==> flow/design.v (excerpt) <==
module emaxi( 
   wr_wait, rd_wait, rr_access, rr_packet, m_axi_awid, m_axi_awaddr,
   m_axi_awlen, m_axi_awsize, m_axi_awburst, m_axi_awlock,
   m_axi_awcache, m_axi_awprot, m_axi_awqos, m_axi_awvalid, m_axi_wid,
   m_axi_wdata, m_axi_wstrb, m_axi_wlast, m_axi_wvalid, m_axi_bready,
   m_axi_arid, m_axi_araddr, m_axi_arlen, m_axi_arsize, m_axi_arburst,
   m_axi_arlock, m_axi_arcache, m_axi_arprot, m_axi_arqos,
   m_axi_arvalid, m_axi_rready,
   wr_access, wr_packet, rd_access, rd_packet, rr_wait, m_axi_aclk,
   m_axi_aresetn, m_axi_awready, m_axi_wready, m_axi_bid, m_axi_bresp,
   m_axi_bvalid, m_axi_arready, m_axi_rid, m_axi_rdata, m_axi_rresp,
   m_axi_rlast, m_axi_rvalid
   );
clock: 2.02 ns
lec_check: 0
abc_area: 1
cap_margin: 20
core_margin: 2
core_utilization: 70
cts_cluster_size: 90
slew_margin: 20
run.sh (not shown) runs the stock make flow with config.mk's settings and CLKGATE_MAP_FILE=.
The first run reached the layout checks and failed them: negative setup slack.
Edit:
--- a/flow/config.mk
+++ b/flow/config.mk
@@ -10,4 +10,5 @@
 export CORE_MARGIN = 2
 export CORE_UTILIZATION = 70
-export CTS_CLUSTER_SIZE = 90
+export CTS_CLUSTER_SIZE = 75
+export SETUP_SLACK_MARGIN = 0.94
 export SLEW_MARGIN = 20
==> flow/constraint.sdc (replaced) <==
create_clock -name core_clock -period 5.68 [get_ports {m_axi_aclk}]
set_input_delay 1.1360 -clock core_clock [delete_from_list [all_inputs] [get_ports {m_axi_aclk}]]
set_output_delay 1.1360 -clock core_clock [all_outputs]
set_load 0.01 [all_outputs]
Effect:
- The changed run ran to the end with no violations
- flip-flop count does not change
- synthesized area stays the same
- via count fell by 11%
- clock skew fell by 0.0089 ns
- global-route usage drops by 5.7 points
- combinational power drops by 77%
- die size is unchanged
- clock-buffer cell count grows by 6

* * *

Starting RTL as in the previous note.
export LEC_CHECK = 0
export CAP_MARGIN = 20
export CELL_PAD_IN_SITES_DETAIL_PLACEMENT = 2
export CELL_PAD_IN_SITES_GLOBAL_PLACEMENT = 0
export CORE_MARGIN = 2
export CORE_UTILIZATION = 43
export GPL_ROUTABILITY_DRIVEN = 1
export HOLD_SLACK_MARGIN = 0.25
export PLACE_DENSITY_LB_ADDON = 0.06
export SLEW_MARGIN = 20
create_clock -name core_clock -period 4.68 [get_ports {m_axi_aclk}]
Rerun with:
CELL_PAD_IN_SITES_DETAIL_PLACEMENT = default   (was 2)
CELL_PAD_IN_SITES_GLOBAL_PLACEMENT = default   (was 0)
CORE_UTILIZATION = 56   (was 43)
GPL_ROUTABILITY_DRIVEN = default   (was 1)
HOLD_SLACK_MARGIN = default   (was 0.25)
PLACE_DENSITY_LB_ADDON = default   (was 0.06)
clock period = 3.6 ns   (was 4.68 ns; I/O delays follow)
The changed run finished with timing, DRC and antenna clean. Die area decreases by about a fifth. Total power climbs by a quarter to a third. Global-route usage is higher by 0.49 points. Worst setup slack is worse by 0.74 ns. First-iteration DRC count is higher by about a fifth. Final area hardly moves. Sequential cell count does not change. Routed wire length goes down by about a fifth.
Rerun with:
CORE_UTILIZATION = 66   (was 56)
SETUP_SLACK_MARGIN = -0.01   (was default)
clock period = 4.43 ns   (was 3.6 ns; I/O delays follow)
Effect: Final cell count drops by a few percent; via count rose slightly; synthesized cell count stays the same; clock skew barely changes; clock power is lower by a quarter to a third; worst hold slack degrades by 0.014 ns; global-route usage goes up by 4.0 points; die size drops by about a fifth.
Rerun with:
CORE_UTILIZATION = 13   (was 66)
SETUP_SLACK_MARGIN = default   (was -0.01)
clock period = 7.38 ns   (was 4.43 ns; I/O delays follow)
The new run completed with no timing, DRC or antenna violations.
Wire length grows by about 45%.
Worst hold slack degrades by 0.17 ns.
Clock power drops by about 30%.
Core utilization decreases by 61 points.

* * *

== run A ==
Starting RTL as in the previous note.
Settings: LEC_CHECK=0, CAP_MARGIN=20, CORE_MARGIN=2, CORE_UTILIZATION=72, CTS_CLUSTER_SIZE=58, PLACE_DENSITY=0.39, SETUP_SLACK_MARGIN=-0.19, SLEW_MARGIN=20; clock period 2.0 ns.
Run A -> stages 100% | layout checks FAIL | negative setup slack
Input-level comparison between run B and run A:
Settings: changing SETUP_SLACK_MARGIN from -0.19 to 0.62; removing PLACE_DENSITY (formerly 0.39); removing CTS_CLUSTER_SIZE (formerly 58); changing the clock period (ns, I/O delays scaled along) from 2.0 to 2.09.
### Flow results
Measured against each other, run B and run A differ in post-detailed-placement cell area, the higher figure coming from run A. Run B vs. run A: pre-CTS setup slack went down 37 ps, number of placed cells counting well taps down 52, total setup buffers inserted after CTS shows an increase of 45%, maximum clock path buffer count was more or less identical. Run A -> run B: total number of clock tree sinks delta 0, exact match. Summary of run B over run A: global placement routability congestion moved up; top-level I/O count level; number of CTS-inserted buffers moved up. Run B did not make it past 5_1_grt, where a tool error ended it.
Modified inputs, run C compared to run B
Settings: CORE_UTILIZATION changed from 72 to 40; SETUP_SLACK_MARGIN removed (was 0.62); the clock period (ns, I/O delays scaled along) changed from 2.09 to 3.6.
Findings:
- Run C finished every step from synthesis to the final layout, and the layout passed the timing, design-rule and antenna checks.
- Across both runs, setup fix buffers added after clock tree synthesis was lower for run C than for run B.
- Diff run B -> run C: die boundary width moved up, die outline height moved up, number of instances in the placed design moved up.
- Run C does worse than run B on die area.
- On setup slack at placement, the higher figure sits with run C, not run B.
- Run C has number of buffers created by CTS above what run B had.
- [compare] base=run B new=run C: final HPWL from detailed placement has decreased; count of instantiated cells in the yosys netlist has remained practically unchanged; placed instance area has decreased.
### run C -> run D
Settings: CORE_UTILIZATION changed from 40 to 66; the clock period (ns, I/O delays scaled along) changed from 3.6 to 2.6.
[summary]
Sum of internal, switching and leakage power (run D over run C): increase, 38%. | worst setup slack | run D vs run C | worse |. Taking run C as the reference, in run D highest cell delay on the worst timing path down 250 ps, die size fell about 40%.
The following lists how run E was set up differently from run D:
Settings: changing CORE_UTILIZATION from 66 to 57; setting TNS_END_PERCENT to 5 for the first time; changing the clock period (ns, I/O delays scaled along) from 2.6 to 4.17.
## What came out
- In the flow results for run D and run E, the routed via count divided by cell count is smaller on run E.
- Sort run D and run E by final layout net count desc -> top: run D
- Required time of the critical path was lower in run D than in run E.
- Taking run D as the reference, in run E clock buffer and inverter area fraction after layout now larger, hold slack now larger, synthesized cell area comparable, global-route usage now smaller.
- NOTE average wire per cell in the routed design run D->run E decreased slightly
- Relative to run D, the power per unit of standard cell area measured on run E has decreased by more than a quarter.

* * *

## JK
Starting RTL as in the previous note.
clock: 4.62 ns
lec_check: 0
abc_area: 1
cap_margin: 20
core_margin: 2
core_utilization: 57
slew_margin: 20
tns_end_percent: 5
Input changes introduced in MS (baseline for comparison: JK):
- a deleted ABC_AREA that had been 1
- a deleted TNS_END_PERCENT that had been 5
- a change of CORE_UTILIZATION from 57 to 40
- a change of the clock period (ns, I/O delays scaled along) from 4.62 to 2.12
- JK and MS: one clean run, JK; the rest did not finish clean.
- Per the comparison of MS with JK, height of the die higher; non-clock buffer count higher; flip-flop count roughly the same; global-route usage lower; routed wire length lower.
- Maximum number of pins on one net before global-route repair down about 60% in MS wrt JK
- JK vs MS, worst setup path startpoint: rd_packet[2] vs fifo_async.rd_addr[0]
- Power for MS: 120% up relative to JK
Edits applied to the flow inputs when going from MS to AL:
- CTS_CLUSTER_SIZE newly set to 14
- CORE_UTILIZATION changed from 40 to 70
- the clock period (ns, I/O delays scaled along) changed from 2.12 to 2.02
Notes after the runs:
AL vs MS: overall die height down by more than 10%
When the final numbers for MS and AL were put side by side, the met3 layer usage reported by global route turned out to be smaller in MS.
AL -> stages 100% | layout checks FAIL | setup timing
In the reports for MS and AL, the larger total design power belongs to AL.
Input changes introduced in TR (baseline for comparison: AL):
- putting SETUP_SLACK_MARGIN at 0.62 where nothing was set
- clearing CTS_CLUSTER_SIZE, which used to be 14
- swapping 2.02 for 2.08 in the clock period (ns, I/O delays scaled along)
Notes after the runs:
Status TR: flow complete, layout not clean - setup timing. On routed length per placed instance: TR sits above AL. Total clock network power of TR is on par with AL. Number of fill cells ended up about 24% lower on TR than on AL. TR: share of total power in combinational logic higher than AL. Compared with AL, TR shows a higher initial antenna violation count. The highest clock rate number comes out lower for TR vs AL. TR: sequential group power is about 2% lower than what AL reported. Via density per instance | TR above AL. Compared with AL, TR shows a lower minimum setup slack among reg-to-reg paths. Taking AL as the reference, in TR part of the total power dissipated in the clock network moved down; clock skew now sits higher.
Edits applied to the flow inputs when going from TR to PW:
- a change of SETUP_SLACK_MARGIN from 0.62 to 0.94
- an added ABC_AREA of 1
- a change of the clock period (ns, I/O delays scaled along) from 2.08 to 5.04
### Flow results
- PW did not stop at any stage, and its layout met the timing, design-rule and antenna checks.
- TR reports its class of the tightest hold or removal check as in -> reg while PW reports reg -> async.
- PW vs. TR: buffer levels on the longest clock path flat; clock power down about 60%; critical-path maximum fanout up about 200%.
- Looking at number of detailed-route iterations in the first pass across PW and TR, the one that comes out lower is PW.
- Starting density of the core across PW and TR: no real change.
- Cell count: PW higher than TR
- Going from TR to PW, the average cell area after synthesis was found to have gone down by 5.2 um2.

* * *

emaxi again, from the RTL that the note above started with.
==> flow/config.mk <==
export PLATFORM = sky130hd
export DESIGN_NAME = emaxi
export DESIGN_NICKNAME = emaxi
export VERILOG_FILES = /design/flow/design.v
export SDC_FILE = /design/flow/constraint.sdc
export NUM_CORES = 4
export LEC_CHECK = 0
export CAP_MARGIN = 20
export CELL_PAD_IN_SITES_DETAIL_PLACEMENT = 1
export CELL_PAD_IN_SITES_GLOBAL_PLACEMENT = 2
export CORE_MARGIN = 2
export CORE_UTILIZATION = 40
export CTS_CLUSTER_DIAMETER = 259
export GPL_TIMING_DRIVEN = 0
export HOLD_SLACK_MARGIN = 0.2
export MAX_ROUTING_LAYER = met4
export MIN_ROUTING_LAYER = met2
export PLACE_DENSITY_LB_ADDON = 0.05
export SLEW_MARGIN = 20
export TNS_END_PERCENT = 60
==> flow/constraint.sdc <==
create_clock -name core_clock -period 5.34 [get_ports {m_axi_aclk}]
set_input_delay 1.0680 -clock core_clock [delete_from_list [all_inputs] [get_ports {m_axi_aclk}]]
set_output_delay 1.0680 -clock core_clock [all_outputs]
set_load 0.01 [all_outputs]
Then changed:
==> flow/config.mk (replaced) <==
export PLATFORM = sky130hd
export DESIGN_NAME = emaxi
export DESIGN_NICKNAME = emaxi
export VERILOG_FILES = /design/flow/design.v
export SDC_FILE = /design/flow/constraint.sdc
export NUM_CORES = 4
export LEC_CHECK = 0
export CAP_MARGIN = 20
export CELL_PAD_IN_SITES_GLOBAL_PLACEMENT = 2
export CORE_MARGIN = 5
export CORE_UTILIZATION = 40
export SLEW_MARGIN = 20
==> flow/constraint.sdc (replaced) <==
create_clock -name core_clock -period 5.0 [get_ports {m_axi_aclk}]
set_input_delay 1.0000 -clock core_clock [delete_from_list [all_inputs] [get_ports {m_axi_aclk}]]
set_output_delay 1.0000 -clock core_clock [all_outputs]
set_load 0.01 [all_outputs]
The new run completed without violations.
Total power goes up by 1.7%.
Hold slack gets worse by 0.051 ns.
Cell area goes down by 3.2%.
Critical path depth goes down by 2.
Routed wire length goes down by 14%.
Flip-flop count stays the same.
Clock skew goes down by 0.0038 ns.
Worst setup slack gets better by 0.54 ns.
Then changed:
--- a/flow/config.mk
+++ b/flow/config.mk
@@ -8,5 +8,5 @@
 export CAP_MARGIN = 20
-export CELL_PAD_IN_SITES_GLOBAL_PLACEMENT = 2
-export CORE_MARGIN = 5
-export CORE_UTILIZATION = 40
+export CORE_MARGIN = 2
+export CORE_UTILIZATION = 50
 export SLEW_MARGIN = 20
+export TNS_END_PERCENT = 5
==> flow/constraint.sdc (replaced) <==
create_clock -name core_clock -period 4.18 [get_ports {m_axi_aclk}]
set_input_delay 0.8360 -clock core_clock [delete_from_list [all_inputs] [get_ports {m_axi_aclk}]]
set_output_delay 0.8360 -clock core_clock [all_outputs]
set_load 0.01 [all_outputs]
Setup slack is worse by 0.60 ns; non-clock buffer count went up by 21; wire length went down by roughly a tenth; area after synthesis stays the same; critical path depth went down by 1; utilization went up by 12 points; cell count went down by a few percent; die area went down by about a fifth.
Then changed:
--- a/flow/config.mk
+++ b/flow/config.mk
@@ -9,4 +9,4 @@
 export CORE_MARGIN = 2
-export CORE_UTILIZATION = 50
+export CORE_UTILIZATION = 70
+export SETUP_SLACK_MARGIN = 0.5
 export SLEW_MARGIN = 20
-export TNS_END_PERCENT = 5
==> flow/constraint.sdc (replaced) <==
create_clock -name core_clock -period 2.06 [get_ports {m_axi_aclk}]
set_input_delay 0.4120 -clock core_clock [delete_from_list [all_inputs] [get_ports {m_axi_aclk}]]
set_output_delay 0.4120 -clock core_clock [all_outputs]
set_load 0.01 [all_outputs]
Now the flow finished with negative setup slack left.
Final cell count fell slightly.
Routed wire length rose by a quarter to a third.
Sequential share of layout area fell by 3.8 points.
Global-route usage rose by 16 points.
Register-to-register slack gets worse by 1.8 ns.
Die size fell by a quarter to a third.
Sequential power rose by well over a third.
Via count rose by about a fifth.

* * *

Starting RTL as in the previous note.
make LEC_CHECK=0 CAP_MARGIN=20 CORE_MARGIN=2 CORE_UTILIZATION=50 CTS_CLUSTER_SIZE=98 SLEW_MARGIN=20 TNS_END_PERCENT=10 finish   # period 2.15 ns
The starting point completed and failed the layout checks on negative setup slack.
Next try:
CORE_UTILIZATION = 40   (was 50)
CTS_CLUSTER_SIZE = not set   (was 98)
TNS_END_PERCENT = not set   (was 10)
clock period = 5.0 ns   (was 2.15 ns; I/O delays follow)
With this change the flow passed the timing, design-rule and antenna checks.
Core utilization is lower by 15 points.
Clock-buffer cell count falls by 18.
Sequential power went down by about 57%.
First-iteration DRC count went down by about 9%.
Synthesized area does not change.
Cell count is higher by about 2%.
Hold slack is better by 250 ps.
Routed wire length stays flat.
Setup slack improves by 1600 ps.

* * *

Starting RTL as in the previous note.
export LEC_CHECK = 0
export CAP_MARGIN = 20
export CORE_MARGIN = 2
export CORE_UTILIZATION = 72
export PLACE_DENSITY = 0.35
export SETUP_SLACK_MARGIN = 0.64
export SLEW_MARGIN = 20
create_clock -name core_clock -period 2.22 [get_ports {m_axi_aclk}]
The starting point finished but failed the layout checks on setup timing.
==> next run, changes <==
- ABC_AREA: unset -> 1
- PLACE_DENSITY: 0.35 -> unset
- SETUP_SLACK_MARGIN: 0.64 -> unset
- TNS_END_PERCENT: unset -> 5
- clock period: 2.22 -> 2.01 ns (I/O delays scaled with it)
Result: The new run completed and failed the layout checks on setup timing; first-iteration DRC count rose by well over a third; worst setup slack gets worse by 0.57 ns; flip-flop count does not change; total power rose by about a fifth; register-to-register slack gets worse by 0.57 ns; clock skew rose by 0.017 ns; final cell count rose by a quarter to a third; global-route usage rose by 4.3 points; core utilization fell by 0.37 points.
==> next run, changes <==
- CTS_CLUSTER_SIZE: unset -> 98
- SETUP_SLACK_MARGIN: unset -> 0.23
- TNS_END_PERCENT: 5 -> unset
- clock period: 2.01 -> 2.09 ns (I/O delays scaled with it)
The new run reached the layout checks and failed them: setup timing.
Global-route usage goes down by 3.6 points.
Count of clock-buffer cells in the layout shrinks by 8.
Setup slack is better by 0.83 ns.
==> next run, changes <==
- ABC_AREA: 1 -> unset
- CTS_CLUSTER_SIZE: 98 -> 15
- PLACE_DENSITY_LB_ADDON: unset -> 0.25
- SETUP_SLACK_MARGIN: 0.23 -> unset
- clock period: 2.09 -> 2.22 ns (I/O delays scaled with it)
What happened: The changed run completed and failed the layout checks on setup timing; wire length falls by 4.6%; clock power falls by 7.9%; setup slack gets worse by 0.41 ns.
Power and IR drop assume default switching activity.
